Design main, start of the top module:
module main(clk, buttons, init_cells, leds, rgb, cols, rows);
parameter game_divider = 8;  
parameter display_divider = 2;  
parameter N = 8;  
parameter M = N + 2;  
initial if (N < 3) $error("N has to be >= 3 to make for interesting patterns.");
initial if (M !== (N+2)) $error("M must N+2=%d, not %d", N+2,M);  
input wire clk;
input wire [1:0] buttons;
logic rst; always_comb rst = buttons[0];  
input wire [N*N-1:0] init_cells;  
output logic [1:0] leds;
output logic [2:0] rgb;
output wire [N-1:0] cols;
output wire [N-1:0] rows;
logic [game_divider:0] game_counter;
logic [display_divider:0] display_counter;
logic rst_game; always_comb rst_game = buttons[0] | buttons[1];
logic step_game;
logic [$clog2(N):0] x;
wire [M*M-1:0] bordered_cells_q;  
wire [M*M-1:0] bordered_cells_d; 
logic [M*M-1:0] bordered_cells_0;  
logic [N*N-1:0] cells_q;  
logic [N*N-1:0] cells_0;  
always_comb begin : io_logic 
    leds[0] = buttons[0] ^ buttons[1];
    leds[1] = buttons[0] & buttons[1];
    rgb[0] = ~( buttons[0] & ~buttons[1]);
    rgb[1] = ~(~buttons[0] &  buttons[1]);
    rgb[2] = ~( buttons[0] &  buttons[1]);
end
led_array_driver #(.ROWS(N), .COLS(N), .N(N)) LED_DRIVER (
  .ena(1'b1),
  .cells(cells_q),
  .x(x),
  .rows(rows[N-1:0]),
  .cols(cols[N-1:0])
);
generate
  genvar r;
  for (r = 0; r < M; r = r + 1) begin : init_rows
  ...
make LEC_CHECK=0 CAP_MARGIN=15 CELL_PAD_IN_SITES_GLOBAL_PLACEMENT=1 CORE_ASPECT_RATIO=1.19 CORE_MARGIN=7 CORE_UTILIZATION=43 GPL_ROUTABILITY_DRIVEN=0 GPL_TIMING_DRIVEN=0 HOLD_SLACK_MARGIN=-0.07 PLACE_DENSITY_LB_ADDON=0.24 SLEW_MARGIN=30 TNS_END_PERCENT=50 finish   # period 4.28 ns
run.sh (not shown) runs the stock make flow with config.mk's settings and CLKGATE_MAP_FILE=.
Edit:
- CAP_MARGIN: 15 -> 20
- CELL_PAD_IN_SITES_GLOBAL_PLACEMENT: 1 -> default
- CORE_MARGIN: 7 -> 4
- CORE_UTILIZATION: 43 -> 40
- GPL_ROUTABILITY_DRIVEN: 0 -> default
- GPL_TIMING_DRIVEN: 0 -> default
- HOLD_SLACK_MARGIN: -0.07 -> default
- PLACE_DENSITY_LB_ADDON: 0.24 -> default
- SLEW_MARGIN: 30 -> 20
- TNS_END_PERCENT: 50 -> default
- clock period: 4.28 -> 7.0 ns (I/O delays scaled with it)
=>
- die size barely changes
- synthesized area stays the same
- count of clock-buffer cells in the layout is lower by 4
- register-to-register slack is better by 2700 ps
- non-clock buffer count is lower by 21
Edit:
- CELL_PAD_IN_SITES_GLOBAL_PLACEMENT: default -> 3
- CORE_ASPECT_RATIO: 1.19 -> default
- CORE_MARGIN: 4 -> 9
- CTS_CLUSTER_DIAMETER: default -> 284
- CTS_CLUSTER_SIZE: default -> 98
- HOLD_SLACK_MARGIN: default -> 0.27
- PLACE_DENSITY: default -> 0.6
- TNS_END_PERCENT: default -> 10
After rerunning:
- register-to-register slack gets worse by 80 ps
- core utilization rises by 0.38 points
Edit:
- CELL_PAD_IN_SITES_GLOBAL_PLACEMENT: 3 -> 1
- CORE_ASPECT_RATIO: default -> 1.19
- CORE_MARGIN: 9 -> 8
- CTS_CLUSTER_DIAMETER: 284 -> default
- CTS_CLUSTER_SIZE: 98 -> default
- HOLD_SLACK_MARGIN: 0.27 -> default
- PLACE_DENSITY: 0.6 -> default
- SLEW_MARGIN: 20 -> 5
- TNS_END_PERCENT: 10 -> default
Maximum frequency is about the same.
Synthesized cell count stays the same.
Edit:
- ABC_AREA: default -> 1
- CELL_PAD_IN_SITES_GLOBAL_PLACEMENT: 1 -> default
- CORE_ASPECT_RATIO: 1.19 -> default
- CORE_MARGIN: 8 -> 2
- PLACE_DENSITY: default -> 0.6
- SLEW_MARGIN: 5 -> 20
- clock period: 7.0 -> 7.65 ns (I/O delays scaled with it)
Final cell count grows by 8.8%.
Cell area shrinks by 0.96%.
Utilization shrinks by 0.24 points.
Routed wire length shrinks by 3.3%.
Die size shrinks by 13%.
Count of clock-buffer cells in the layout grows by 4.


run A:
Starting RTL as in the previous note.
make LEC_CHECK=0 ABC_AREA=1 CAP_MARGIN=20 CORE_MARGIN=2 CORE_UTILIZATION=72 CTS_CLUSTER_DIAMETER=104 CTS_CLUSTER_SIZE=73 HOLD_SLACK_MARGIN=0.29 PLACE_DENSITY_LB_ADDON=0.21 SETUP_SLACK_MARGIN=0.73 SLEW_MARGIN=20 finish   # period 2.94 ns
For run A, the flow was terminated by a tool error in clock tree synthesis and produced no final design.
The inputs of run B differ from those of run A as listed below.
Settings: SETUP_SLACK_MARGIN: 0.73 -> unset; HOLD_SLACK_MARGIN: 0.29 -> unset.
### Flow results
- No final results exist for run A, since it was stopped by error DPL-0033 during clock tree synthesis.
- Run B finished every step from synthesis to the final layout, and the layout passed the timing, DRC and antenna checks.
- Run B -> run A: area fraction in mux cells delta 0, exact match
- Between run B and run A, the total I/O pin count does not differ in any meaningful way.
- Compared with run A, in run B cell total after placement roughly the same, post-synthesis cell type count held steady, total die size saw little to no change, last weighted congestion value of the routability-driven placer was more or less identical.
- Post-synthesis instance area came out exactly the same in run B and run A.
Changes in run C relative to run B:
Settings: ABC_AREA removed (was 1); CTS_CLUSTER_SIZE changed from 73 to 41; HOLD_SLACK_MARGIN newly set to -0.08; CTS_CLUSTER_DIAMETER removed (was 104); PLACE_DENSITY_LB_ADDON removed (was 0.21); the clock period (ns, I/O delays scaled along) changed from 2.94 to 2.62.
- Run C: it failed during global routing, and the tool reported DPL-0038.
- When the final numbers for run C and run B were put side by side, the arithmetic-cell share of the synthesized area counting full adders, half adders and majority gates turned out to be greater in run B.
- Run C vs. run B: number of distinct library cells after synthesis up 12; area enclosed by the die boundary climbed 85 um^2.
- In the metrics for run C and run B, the one carrying the higher number of post-CTS setup repair buffers is run C.
- Run C vs run B: cell total in the yosys stat output down by more than 10%
- On share of synthesized area occupied by flip-flops and latches, run B tracks run C almost exactly.
- H-tree depth reported by CTS came out exactly the same in run C and run B.
- When run C is measured against run B, its HPWL after detailed placement turns out 880 um higher.
The following lists how run D was set up differently from run C:
Settings: PLACE_DENSITY: unset -> 0.6; HOLD_SLACK_MARGIN: -0.08 -> unset; CTS_CLUSTER_SIZE: 41 -> unset; CORE_UTILIZATION: 72 -> 66; the clock period (ns, I/O delays scaled along): 2.62 -> 3.83.
==> comparison <==
- Run D went all the way through the flow, and no timing, DRC or antenna check failed.
- Pre-CTS setup slack sits higher in run D than in run C.
- Per the comparison of run D with run C, quantity of hold-fixing buffers added after cts neither gained nor lost much; count of placed standard cells including taps decreased 9.0%.
- From run D to run C, number of unique standard cell types used by synthesis did not move at all.
- Taking run C as 1.0, run D lands at 1.09 on placeable core region.
- Taking run C as the reference, in run D estimated wirelength of the detail-placed design -14%, area of the die +about 9%, area of placed instances decreased by 0.0013 mm^2 relative to the old numbers.


## P
Starting RTL as in the previous note.
export LEC_CHECK = 0
export ABC_AREA = 0
export CAP_MARGIN = 35
export CORE_MARGIN = 9
export CORE_UTILIZATION = 40
export GPL_TIMING_DRIVEN = 1
export PLACE_DENSITY = 0.6
export SETUP_SLACK_MARGIN = -0.22
export SLEW_MARGIN = 20
create_clock -name core_clock -period 7.65 [get_ports {clk}]
P: done, clean on timing, DRC and antenna
## Diff of input files: Q against P
# P
export LEC_CHECK = 0
export ABC_AREA = 0
export CAP_MARGIN = 35
export CORE_MARGIN = 9
export CORE_UTILIZATION = 40
export GPL_TIMING_DRIVEN = 1
export PLACE_DENSITY = 0.6
export SETUP_SLACK_MARGIN = -0.22
export SLEW_MARGIN = 20
create_clock -name core_clock -period 7.65 [get_ports {clk}]
# Q
export LEC_CHECK = 0
export CAP_MARGIN = 20
export CORE_MARGIN = 2
export CORE_UTILIZATION = 70
export PLACE_DENSITY = 0.6
export SLEW_MARGIN = 20
create_clock -name core_clock -period 4.51 [get_ports {clk}]
[summary]
Q ended up with a lower area growth from synthesis to layout than P did.
Max-cap check violation count came out exactly the same in P and Q.
Site row count ended up about 24% lower on Q than on P.
Q reports a lower met3 track demand over resource than P does.
P leaves more setup margin than Q.
Against P, Q reports a share of the final layout cell area in sequential cells that is higher.
The worst stage delay on the critical path number comes out lower for P vs Q.
For R, these inputs were changed with respect to Q:
# Q
export LEC_CHECK = 0
export CAP_MARGIN = 20
export CORE_MARGIN = 2
export CORE_UTILIZATION = 70
export PLACE_DENSITY = 0.6
export SLEW_MARGIN = 20
create_clock -name core_clock -period 4.51 [get_ports {clk}]
# R
export LEC_CHECK = 0
export CAP_MARGIN = 20
export CORE_MARGIN = 2
export CORE_UTILIZATION = 40
export PLACE_DENSITY = 0.6
export SLEW_MARGIN = 20
create_clock -name core_clock -period 7.0 [get_ports {clk}]
Findings:
R | status: complete | timing, DRC, antenna: pass. Of Q and R, the run reporting the lower per-cell routed wire length was R. R ended up with buttons[0] as its critical path launch point; Q ended up with x[2]. [compare] base=Q new=R: worst hold slack held steady; overall fraction of global-route tracks in use shrank by 12 points; final cell utilization of the core shrank by 34 points; setup slack grew by 1.64 ns.
What S does differently from R at the input level:
# R
export LEC_CHECK = 0
export CAP_MARGIN = 20
export CORE_MARGIN = 2
export CORE_UTILIZATION = 40
export PLACE_DENSITY = 0.6
export SLEW_MARGIN = 20
create_clock -name core_clock -period 7.0 [get_ports {clk}]
# S
export LEC_CHECK = 0
export ABC_AREA = 1
export CAP_MARGIN = 20
export CORE_MARGIN = 2
export CORE_UTILIZATION = 40
export CTS_CLUSTER_DIAMETER = 379
export CTS_CLUSTER_SIZE = 51
export HOLD_SLACK_MARGIN = -0.1
export SLEW_MARGIN = 20
create_clock -name core_clock -period 7.0 [get_ports {clk}]
Findings:
S vs. R: cell count went up by about 9%. Going from R to S, mux cell area share after synthesis went down by 3.5 points, end-of-flow core utilization went down by 0.51 points. Compared to R, S has portion of the clock cycle consumed by the worst path in the final layout 2.7 points lower.
